==> build 92: inputs <==
Design Wienerfilter, start of the top module:
module Wienerfilter#(
    parameter WIDTH    = 16,
    parameter COL_NUM  = 128, 
    parameter ROW_NUM  = 2,
    localparam ADDR_DEP  =  COL_NUM * ROW_NUM,
    localparam ADDR_WID  =  $clog2(ADDR_DEP) + 'd1,
    localparam Serial_COL  =  $clog2(COL_NUM) + 'd1,
    localparam Serial_ROW  =  $clog2(ROW_NUM) + 'd1
)
(
input clk,
input rst,
input start,
input [ADDR_WID-1:0]wr_addr,
input ram_wr_en,
input [WIDTH-1:0]ram_data_in,
input  wire[7:0]rd_wiener,
input [1:0]rd_bank,
input      rd_para,
input [Serial_COL-1:0]wr_data_addr,
input ram_wr_data_en,
input [WIDTH-1:0]ram_data_wr_in,
output [WIDTH*2-1:0]DSP_ADD_DATA_o,
output reg[WIDTH*4-1:0]Wiener_data,
output reg Wiener_data_v,
output finish_cal_o,
output wire [WIDTH/2-1:0]ram_data_out_o,
output data_wr_v_o
) ;
localparam INIT      = 0,
           START     = 1, 
           READ_DATA = 2,
           WAIT_READ = 3,
           MULT_CAL  = 4,
           WAIT_CAL  = 5,
           ADD_CAL   = 6,
           DET       = 7, 
           FINISH    = 8;
reg [6:0]STATE;
reg [Serial_COL - 1:0 ]COL_cnt;
reg [Serial_ROW - 1:0 ]ROW_cnt;
reg [ADDR_WID-1:0]rd_ad_para;
reg [ADDR_WID-1:0]rd_addr;
always@(*) begin 
  rd_ad_para = rd_para? {rd_bank,rd_wiener[5:0]}:rd_addr;
end
wire [WIDTH/2-1:0]ram_data_out;
assign ram_data_out_o=ram_data_out;
wire [WIDTH-1:0]ram_data_data_out;
pmi_ram_dp
#(
  .pmi_wr_addr_depth    (ADDR_DEP ),  
  .pmi_wr_addr_width    (ADDR_WID ),  
  .pmi_wr_data_width    (WIDTH/2 ),  
  .pmi_rd_addr_depth    (ADDR_DEP ),  
  .pmi_rd_addr_width    (ADDR_WID ),  
  .pmi_rd_data_width    (WIDTH/2 ),  
  .pmi_regmode          ( "reg" ),  
  .pmi_resetmode        ("async" ),  
  .pmi_family           ("common" )   
) pmi_ram_dp_inst (
  .Data      (ram_data_in ),   
  .WrAddress (wr_addr ),   
  .RdAddress (rd_ad_para), 
  .WrClock   (clk   ),   
  .RdClock   (clk   ),   
  .WrClockEn (1 ),   
  .RdClockEn (1 ),   
  .WE        (ram_wr_en), 
  .Reset     (rst),   
  .Q         (ram_data_out )    
);
clock: 3.79 ns
lec_check: 0
cap_margin: 10
core_margin: 2
core_utilization: 72
cts_cluster_diameter: 71
cts_cluster_size: 15
hold_slack_margin: 0.29
setup_slack_margin: 0.98
slew_margin: 20
run.sh (not shown) runs the stock make flow with config.mk's settings and CLKGATE_MAP_FILE=.
==> build 63: changes against build 92 <==
Settings changed: CAP_MARGIN 10 to 0, CELL_PAD_IN_SITES_DETAIL_PLACEMENT set to 0, CORE_ASPECT_RATIO set to 1.48, CORE_MARGIN 2 to 10, CORE_UTILIZATION 72 to 45, CTS_CLUSTER_DIAMETER 71 to not set, CTS_CLUSTER_SIZE 15 to 86, GPL_ROUTABILITY_DRIVEN set to 1, GPL_TIMING_DRIVEN set to 1, HOLD_SLACK_MARGIN 0.29 to not set, MAX_ROUTING_LAYER set to met4, PLACE_DENSITY set to 0.72, SETUP_SLACK_MARGIN 0.98 to not set, SLEW_MARGIN 20 to 35.
==> flow/constraint.sdc (replaced) <==
create_clock -name core_clock -period 8.66 [get_ports {clk}]
set_input_delay 1.7320 -clock core_clock [delete_from_list [all_inputs] [get_ports {clk}]]
set_output_delay 1.7320 -clock core_clock [all_outputs]
set_load 0.01 [all_outputs]
==> build 28: changes against build 92 <==
Settings changed: CORE_ASPECT_RATIO set to 0.89, CTS_CLUSTER_DIAMETER 71 to 388, CTS_CLUSTER_SIZE 15 to 14, SETUP_SLACK_MARGIN 0.98 to -0.27, SLEW_MARGIN 20 to 40.
==> flow/constraint.sdc (replaced) <==
create_clock -name core_clock -period 2.9 [get_ports {clk}]
set_input_delay 0.5800 -clock core_clock [delete_from_list [all_inputs] [get_ports {clk}]]
set_output_delay 0.5800 -clock core_clock [all_outputs]
set_load 0.01 [all_outputs]
==> build 22: changes against build 92 <==
Settings changed: ABC_AREA set to 1, CAP_MARGIN 10 to 0, CTS_CLUSTER_DIAMETER 71 to 171, CTS_CLUSTER_SIZE 15 to 16, HOLD_SLACK_MARGIN 0.29 to not set, PLACE_DENSITY set to 0.4, SETUP_SLACK_MARGIN 0.98 to not set.
==> flow/constraint.sdc (replaced) <==
create_clock -name core_clock -period 2.9 [get_ports {clk}]
set_input_delay 0.5800 -clock core_clock [delete_from_list [all_inputs] [get_ports {clk}]]
set_output_delay 0.5800 -clock core_clock [all_outputs]
set_load 0.01 [all_outputs]
==> notes <==
The lowest final area belongs to build 63, the highest to build 22.
Register-to-register slack: build 63 > build 92 > build 22 > build 28.
The highest combinational power belongs to build 22, the lowest to build 63.
Sequential power: build 22 is higher than build 92 (34%).
Build 92 ran to the end with violations: negative setup slack. Build 22 completed, yet does not pass: negative setup slack. Build 28 finished with negative setup slack left. Build 63 completed without violations.
Routed wire length: build 63 < build 22 < build 92 < build 28.
==> figures <==
Standard-cell rows: build 22 182; build 28 168; build 92 178; build 63 275
Die H: build 22 502 µm; build 28 464 µm; build 92 492 µm; build 63 770 µm
Number of placed instances with taps included: build 22 18421; build 28 11417; build 92 11237; build 63 12510
Type of the most critical hold path: build 22 primary input to flop; build 28 flop to flop; build 92 primary input to flop; build 63 flop to flop
Clock network power consumption: build 22 40.6 mW; build 28 45.0 mW; build 92 33.5 mW; build 63 17.3 mW
Terminating pin of the worst hold path: build 22 pmi_ram_dp_inst.mem[205][6]$_DFFE_PP_; build 28 pmi_mult_dsp.Result[12]$_DFF_PP0_; build 92 pmi_ram_dp_inst_data.mem[80][12]$_DFFE_PP_; build 63 pmi_mult_dsp.b_q[4]$_DFF_PP0_
CTS buffer count: build 22 321; build 28 352; build 92 340; build 63 386
Run status: build 22 complete, but fails checks; build 28 complete, but fails checks; build 92 complete, but fails checks; build 63 timing/DRC/antenna clean
Reasons for failing layout checks: build 22 negative setup slack; build 28 negative setup slack; build 92 negative setup slack; build 63 -
Number of ordinary and repair buffers in the finished layout: build 22 1266; build 28 1272; build 92 1113; build 63 385
Non-Filler Instances: build 22 18896; build 28 12022; build 92 11847; build 63 13268
Final critical-path required period: build 22 4.06 ns; build 28 4.55 ns; build 92 4.41 ns; build 63 5.11 ns

---

==> run G <==
==> flow/design.v <==
module pmi_ram_dp #(
  parameter pmi_wr_addr_depth = 256,
  parameter pmi_wr_addr_width = 8,
  parameter pmi_wr_data_width = 8,
  parameter pmi_rd_addr_depth = 256,
  parameter pmi_rd_addr_width = 8,
  parameter pmi_rd_data_width = 8,
  parameter pmi_regmode       = "reg",
  parameter pmi_resetmode     = "async",
  parameter pmi_family        = "common"
) (
  input  [pmi_wr_data_width-1:0] Data,
  input  [pmi_wr_addr_width-1:0] WrAddress,
  input  [pmi_rd_addr_width-1:0] RdAddress,
  input                          WrClock,
  input                          RdClock,
  input                          WrClockEn,
  input                          RdClockEn,
  input                          WE,
  input                          Reset,
  output reg [pmi_rd_data_width-1:0] Q
);
  localparam AW = $clog2(pmi_wr_addr_depth);
  reg [pmi_wr_data_width-1:0] mem [0:pmi_wr_addr_depth-1];
  reg [AW-1:0] rd_addr_q;
  always @(posedge WrClock)
    if (WrClockEn && WE)
      mem[WrAddress[AW-1:0]] <= Data;
  always @(posedge RdClock or posedge Reset)
    if (Reset) begin
      rd_addr_q <= 'd0;
      Q         <= 'd0;
    end else if (RdClockEn) begin
      rd_addr_q <= RdAddress[AW-1:0];
      Q         <= mem[rd_addr_q];
    end
endmodule
module pmi_mult #(
  parameter pmi_dataa_width         = 16,
  parameter pmi_datab_width         = 16,
  parameter pmi_sign                = "on",
  parameter pmi_additional_pipeline = 1,
  parameter pmi_input_reg           = "on",
  parameter pmi_output_reg          = "on",
  parameter pmi_family              = "common",
  parameter pmi_implementation      = "DSP"
) (
  input  [pmi_dataa_width-1:0] DataA,
  input  [pmi_datab_width-1:0] DataB,
  input                        Clock,
  input                        ClkEn,
  input                        Aclr,
  output reg [pmi_dataa_width+pmi_datab_width-1:0] Result
);
  reg [pmi_dataa_width-1:0] a_q;
  reg [pmi_datab_width-1:0] b_q;
  reg [pmi_dataa_width+pmi_datab_width-1:0] p_q;
  reg [pmi_dataa_width+pmi_datab_width-1:0] p_q2;
  always @(posedge Clock or posedge Aclr)
    if (Aclr) begin
      a_q    <= 'd0;
      b_q    <= 'd0;
      p_q    <= 'd0;
      p_q2   <= 'd0;
      Result <= 'd0;
    end else if (ClkEn) begin
      a_q    <= DataA;
      b_q    <= DataB;
      p_q    <= $signed(a_q) * $signed(b_q);
      p_q2   <= p_q;
      Result <= p_q2;
    end
endmodule
`timescale 1ns / 1ps
module Wienerfilter#(
    parameter WIDTH    = 16,
    parameter COL_NUM  = 128, 
    parameter ROW_NUM  = 2,
    localparam ADDR_DEP  =  COL_NUM * ROW_NUM,
    localparam ADDR_WID  =  $clog2(ADDR_DEP) + 'd1,
    localparam Serial_COL  =  $clog2(COL_NUM) + 'd1,
    localparam Serial_ROW  =  $clog2(ROW_NUM) + 'd1
)
(
input clk,
input rst,
input start,
input [ADDR_WID-1:0]wr_addr,
input ram_wr_en,
input [WIDTH-1:0]ram_data_in,
input  wire[7:0]rd_wiener,
input [1:0]rd_bank,
input      rd_para,
input [Serial_COL-1:0]wr_data_addr,
input ram_wr_data_en,
input [WIDTH-1:0]ram_data_wr_in,
output [WIDTH*2-1:0]DSP_ADD_DATA_o,
output reg[WIDTH*4-1:0]Wiener_data,
output reg Wiener_data_v,
output finish_cal_o,
output wire [WIDTH/2-1:0]ram_data_out_o,
output data_wr_v_o
) ;
localparam INIT      = 0,
           START     = 1, 
           READ_DATA = 2,
           WAIT_READ = 3,
           MULT_CAL  = 4,
           WAIT_CAL  = 5,
           ADD_CAL   = 6,
           DET       = 7, 
           FINISH    = 8;
reg [6:0]STATE;
reg [Serial_COL - 1:0 ]COL_cnt;
reg [Serial_ROW - 1:0 ]ROW_cnt;
reg [ADDR_WID-1:0]rd_ad_para;
reg [ADDR_WID-1:0]rd_addr;
always@(*) begin 
  rd_ad_para = rd_para? {rd_bank,rd_wiener[5:0]}:rd_addr;
end
wire [WIDTH/2-1:0]ram_data_out;
assign ram_data_out_o=ram_data_out;
wire [WIDTH-1:0]ram_data_data_out;
pmi_ram_dp
#(
  .pmi_wr_addr_depth    (ADDR_DEP ),  
  .pmi_wr_addr_width    (ADDR_WID ),  
  .pmi_wr_data_width    (WIDTH/2 ),  
  .pmi_rd_addr_depth    (ADDR_DEP ),  
  .pmi_rd_addr_width    (ADDR_WID ),  
  .pmi_rd_data_width    (WIDTH/2 ),  
  .pmi_regmode          ( "reg" ),  
  .pmi_resetmode        ("async" ),  
  .pmi_family           ("common" )   
) pmi_ram_dp_inst (
  .Data      (ram_data_in ),   
  .WrAddress (wr_addr ),   
  .RdAddress (rd_ad_para), 
  .WrClock   (clk   ),   
  .RdClock   (clk   ),   
  .WrClockEn (1 ),   
  .RdClockEn (1 ),   
  .WE        (ram_wr_en), 
  .Reset     (rst),   
  .Q         (ram_data_out )    
);
pmi_ram_dp
#(
  .pmi_wr_addr_depth    (COL_NUM ),  
  .pmi_wr_addr_width    (Serial_COL ),  
  .pmi_wr_data_width    (WIDTH ),  
  .pmi_rd_addr_depth    (COL_NUM ),  
  .pmi_rd_addr_width    (Serial_COL ),  
  .pmi_rd_data_width    (WIDTH ),  
  .pmi_regmode          ( "reg" ),  
  .pmi_resetmode        ("async" ),  
  .pmi_family           ("common" )   
) pmi_ram_dp_inst_data (
  .Data      (ram_data_wr_in ),   
  .WrAddress (wr_data_addr ),   
  .RdAddress (COL_cnt ),   
  .WrClock   (clk   ),   
  .RdClock   (clk   ),   
  .WrClockEn (1 ),   
  .RdClockEn (1 ),   
  .WE        (ram_wr_data_en), 
  .Reset     (rst),   
  .Q         (ram_data_data_out )    
);
reg finish_cal;
reg [WIDTH*2-1:0]DSP_ADD_DATA;
wire [WIDTH*2-1:0]result;
reg start_mult,start_mult_d,start_mult_dd;
reg data_wr_v;
always@(posedge clk or posedge rst) begin 
 if(rst) begin 
    STATE <= INIT;
    ROW_cnt <= 'd0;
    COL_cnt <= 'd0;
    start_mult <= 'd0;
    finish_cal <= 'd0;
    DSP_ADD_DATA <= 'd0;
    data_wr_v <='d0;
 end
 else begin 
   case(STATE) 
   INIT      :begin
    ROW_cnt <= 'd0;
    COL_cnt <= 'd0;  
    start_mult <= 'd0;
    finish_cal <= 'd0;
    DSP_ADD_DATA <= 'd0;
    data_wr_v <='d0;
    if(start) begin
        STATE <= START;
     end
    else      begin
        STATE <= INIT;
     end
        end
   START     :begin  
       STATE <= READ_DATA;
       start_mult <= 'd0;
       DSP_ADD_DATA <= DSP_ADD_DATA;
       data_wr_v <='d0;
        end
   READ_DATA :begin  
       STATE <= WAIT_READ;
       start_mult <= 'd0;
        end
   WAIT_READ :begin  
       STATE <= MULT_CAL;  
       start_mult <= 'd1;
        end
   MULT_CAL  :begin  
    STATE <= WAIT_CAL;  
    start_mult <= 'd0;
        end
   WAIT_CAL  :begin  
      if(start_mult_dd) begin STATE <= ADD_CAL;  end
      else begin STATE <= WAIT_CAL;  end
        end
   ADD_CAL :begin 
     if(COL_cnt <  COL_NUM - 'd1) begin
        COL_cnt <= COL_cnt + 'd1;
        STATE   <= START;
        data_wr_v <='d0;
        DSP_ADD_DATA <= DSP_ADD_DATA + result;
      end
     else begin
        COL_cnt <= 0;
        STATE   <= DET;
        data_wr_v <='d1;
        DSP_ADD_DATA <= DSP_ADD_DATA+ result;
      end 
   end    
   DET       :begin  
     DSP_ADD_DATA <= 'd0;
     data_wr_v <='d0;
     if(ROW_cnt <  ROW_NUM - 'd1) begin
        ROW_cnt <= ROW_cnt + 'd1;
        STATE   <= START;
        finish_cal <= 'd0;
      end
     else begin 
        ROW_cnt <= 'd0;
        STATE   <= FINISH;
        finish_cal <= 'd1;
     end
        end
   FINISH    :begin  
    data_wr_v <='d0;
    DSP_ADD_DATA <= 'd0;
    finish_cal <= 'd0;
    STATE   <= INIT;
        end
   endcase
 end
end
assign finish_cal_o = finish_cal;
assign DSP_ADD_DATA_o = DSP_ADD_DATA;
always@(posedge clk or posedge rst) begin 
    if(rst) begin 
        start_mult_d<= 'd0;
        start_mult_dd<= 'd0;
    end
    else begin 
        start_mult_d <= start_mult;
        start_mult_dd<= start_mult_d;
    end
   end
   always@(*) begin 
case(ROW_cnt) 
  'd0: rd_addr =  COL_cnt  ;
  'd1: rd_addr =  COL_NUM + COL_cnt ;
  'd2: rd_addr = {COL_NUM,1'd0 } + COL_cnt ;
  'd3: rd_addr = {COL_NUM,1'd0 } + COL_cnt + COL_NUM ;
endcase
   end
wire [WIDTH-1:0]data_in0,data_in1;
assign data_in0 = {{8{ram_data_out[WIDTH/2-1]}},ram_data_out};
 assign data_in1 = ram_data_data_out;
   pmi_mult
   #(
     .pmi_dataa_width         (WIDTH),  
     .pmi_datab_width         (WIDTH ),  
     .pmi_sign                ("on" ),  
     .pmi_additional_pipeline (1 ),  
     .pmi_input_reg           ( "on" ),  
     .pmi_output_reg          ( "on" ),  
     .pmi_family              ("common"  ),  
     .pmi_implementation      ("DSP" )   
   ) pmi_mult_dsp (
     .DataA  (data_in0 ),   
     .DataB  (data_in1 ),   
     .Clock  (clk ),   
     .ClkEn  (1 ),   
     .Aclr   (rst ),   
     .Result (result )    
   );
assign data_wr_v_o = data_wr_v;
always@(posedge clk or posedge rst)
 begin 
   if(rst) begin 
    Wiener_data  <='d0;
    Wiener_data_v<='d0;
   end
   else begin
case(ROW_cnt)
 'd0:begin if(data_wr_v) begin Wiener_data[WIDTH*1-1:WIDTH*0] <= DSP_ADD_DATA[15:0];  Wiener_data_v<='d0; end else begin Wiener_data <= Wiener_data; Wiener_data_v<='d0; end end
 'd1:begin if(data_wr_v) begin Wiener_data[WIDTH*2-1:WIDTH*1] <= DSP_ADD_DATA[15:0];  Wiener_data_v<='d0; end else begin Wiener_data <= Wiener_data; Wiener_data_v<='d0; end end
 'd2:begin if(data_wr_v) begin Wiener_data[WIDTH*3-1:WIDTH*2] <= DSP_ADD_DATA[23:8];  Wiener_data_v<='d0; end else begin Wiener_data <= Wiener_data; Wiener_data_v<='d0; end end
 'd3:begin if(data_wr_v) begin Wiener_data[WIDTH*4-1:WIDTH*3] <= DSP_ADD_DATA[23:8];  Wiener_data_v<='d1; end else begin Wiener_data <= Wiener_data; Wiener_data_v<='d0; end end
endcase 
    end
 end
endmodule
==> flow/run.sh <==
#!/bin/bash
# the make line also repeats each setting of config.mk as NAME=value (left out here)
make -C /OpenROAD-flow-scripts/flow DESIGN_CONFIG=/design/flow/config.mk WORK_HOME=/design/flow/orfs CLKGATE_MAP_FILE= finish
==> flow/config.mk <==
export PLATFORM = sky130hd
export DESIGN_NAME = Wienerfilter
export DESIGN_NICKNAME = Wienerfilter
export VERILOG_FILES = /design/flow/design.v
export SDC_FILE = /design/flow/constraint.sdc
export NUM_CORES = 4
export LEC_CHECK = 0
export CAP_MARGIN = 25
export CELL_PAD_IN_SITES_GLOBAL_PLACEMENT = 1
export CORE_MARGIN = 2
export CORE_UTILIZATION = 63
export GPL_ROUTABILITY_DRIVEN = 0
export HOLD_SLACK_MARGIN = -0.01
export PLACE_DENSITY_LB_ADDON = 0.0
export SETUP_SLACK_MARGIN = 0.32
export SLEW_MARGIN = 20
export TNS_END_PERCENT = 50
==> flow/constraint.sdc <==
create_clock -name core_clock -period 4.11 [get_ports {clk}]
set_input_delay 0.8220 -clock core_clock [delete_from_list [all_inputs] [get_ports {clk}]]
set_output_delay 0.8220 -clock core_clock [all_outputs]
set_load 0.01 [all_outputs]
==> run E (differences from run G) <==
==> flow/config.mk (replaced) <==
export PLATFORM = sky130hd
export DESIGN_NAME = Wienerfilter
export DESIGN_NICKNAME = Wienerfilter
export VERILOG_FILES = /design/flow/design.v
export SDC_FILE = /design/flow/constraint.sdc
export NUM_CORES = 4
export LEC_CHECK = 0
export CAP_MARGIN = 0
export CELL_PAD_IN_SITES_DETAIL_PLACEMENT = 2
export CORE_ASPECT_RATIO = 1.48
export CORE_MARGIN = 10
export CORE_UTILIZATION = 45
export CTS_CLUSTER_SIZE = 86
export GPL_ROUTABILITY_DRIVEN = 1
export GPL_TIMING_DRIVEN = 1
export MAX_ROUTING_LAYER = met4
export SETUP_SLACK_MARGIN = -0.27
export SLEW_MARGIN = 35
==> flow/constraint.sdc (replaced) <==
create_clock -name core_clock -period 8.66 [get_ports {clk}]
set_input_delay 1.7320 -clock core_clock [delete_from_list [all_inputs] [get_ports {clk}]]
set_output_delay 1.7320 -clock core_clock [all_outputs]
set_load 0.01 [all_outputs]
==> run R (differences from run G) <==
==> flow/config.mk (replaced) <==
export PLATFORM = sky130hd
export DESIGN_NAME = Wienerfilter
export DESIGN_NICKNAME = Wienerfilter
export VERILOG_FILES = /design/flow/design.v
export SDC_FILE = /design/flow/constraint.sdc
export NUM_CORES = 4
export LEC_CHECK = 0
export CAP_MARGIN = 20
export CORE_MARGIN = 2
export CORE_UTILIZATION = 14
export SLEW_MARGIN = 20
==> flow/constraint.sdc (replaced) <==
create_clock -name core_clock -period 6.36 [get_ports {clk}]
set_input_delay 1.2720 -clock core_clock [delete_from_list [all_inputs] [get_ports {clk}]]
set_output_delay 1.2720 -clock core_clock [all_outputs]
set_load 0.01 [all_outputs]
==> deck_impl_summary.md <==
Physical Implementation Snapshot

Outcome
  – Status: finished clean

Critical path
  – Crit path cell chain: nand2_1 -> fa_1 -> inv_1 -> fa_1 -> inv_1 -> fa_1 -> fa_1 -> inv_1 -> ha_1 -> nor2b_1 -> o21ai_0 -> nand2b_1 -> a311oi_1 -> o31ai_1 -> a211oi_1 -> a21oi_1 -> xor2_1
  – R2R Path End: pmi_mult_dsp.p_q[22]

Floorplanning
  – Core Footprint: 379,000 um^2

Layout
  – Design Area, Final: 194,000 um^2
  – Clk tree area frac: 7.06%
  – Final Core Density: 51.3%
  – Final Non-Filler Cells: approximately 13,000

Placed design
  – Placed Area: about 180,000 um^2

Power and ir drop
  – Final Power: 47.4 mW
  – Leak: 60.4 nW

Detailed routing
  – Metal2 WL: between 300 and 400 mm
  – Initial DRC count: about 11,000
# the run above: run E

==> deck_impl_summary.md <==
Physical Implementation Snapshot

Critical path
  – Crit path cell chain: nand2_1 -> fa_1 -> fa_1 -> inv_1 -> fa_1 -> inv_1 -> fa_1 -> inv_1 -> ha_1 -> nand2_1 -> o2111ai_1 -> a21o_1 -> o41ai_1 -> o21ai_0 -> a211oi_1 -> nor2_1
  – R2R Path End: pmi_mult_dsp.p_q[19]

Floorplanning
  – Core Footprint: about 1,200,000 um^2

Detailed routing
  – Remaining antenna violation count: 1
  – Metal2 WL: 205 mm

Layout
  – Final Non-Filler Cells: between 20,000 and 25,000
  – Clk tree area frac: under 10%
  – Final Core Density: 17.0%
  – Design Area, Final: 208,000 um^2

Outcome
  – Layout check faults: antenna rules
  – Status: complete, but fails checks

Power and ir drop
  – Leak: around 60 nW
# the run above: run R

==> deck_impl_summary.md <==
Physical Implementation Snapshot

Outcome
  – Status: complete, but fails checks
  – Layout check faults: setup timing

Placed design
  – Placed Area: approximately 180,000 um^2

Timing
  – Setup violators final: 11
  – Slack of the critical path: -0.359 ns

Power and ir drop
  – Leak: 63.3 nW
  – Final Power: just under 100 mW

Critical path
  – Crit path cell chain: buf_6 -> and2_4 -> fa_1 -> fa_1 -> fa_1 -> inv_2 -> fa_1 -> inv_2 -> ha_4 -> or3_4 -> a311oi_4 -> o31ai_2 -> buf_4 -> a211oi_4 -> a21oi_2 -> xor2_1
  – R2R Path End: pmi_mult_dsp.p_q[22]

Floorplanning
  – Core Footprint: approximately 270,000 um^2

Layout
  – Final Core Density: between 70% and 80%

Detailed routing
  – Initial DRC count: ~10,000
  – Metal2 WL: about 200 mm
# the run above: run G

Power figures rest on the tool's default switching activity, not on a simulated workload.
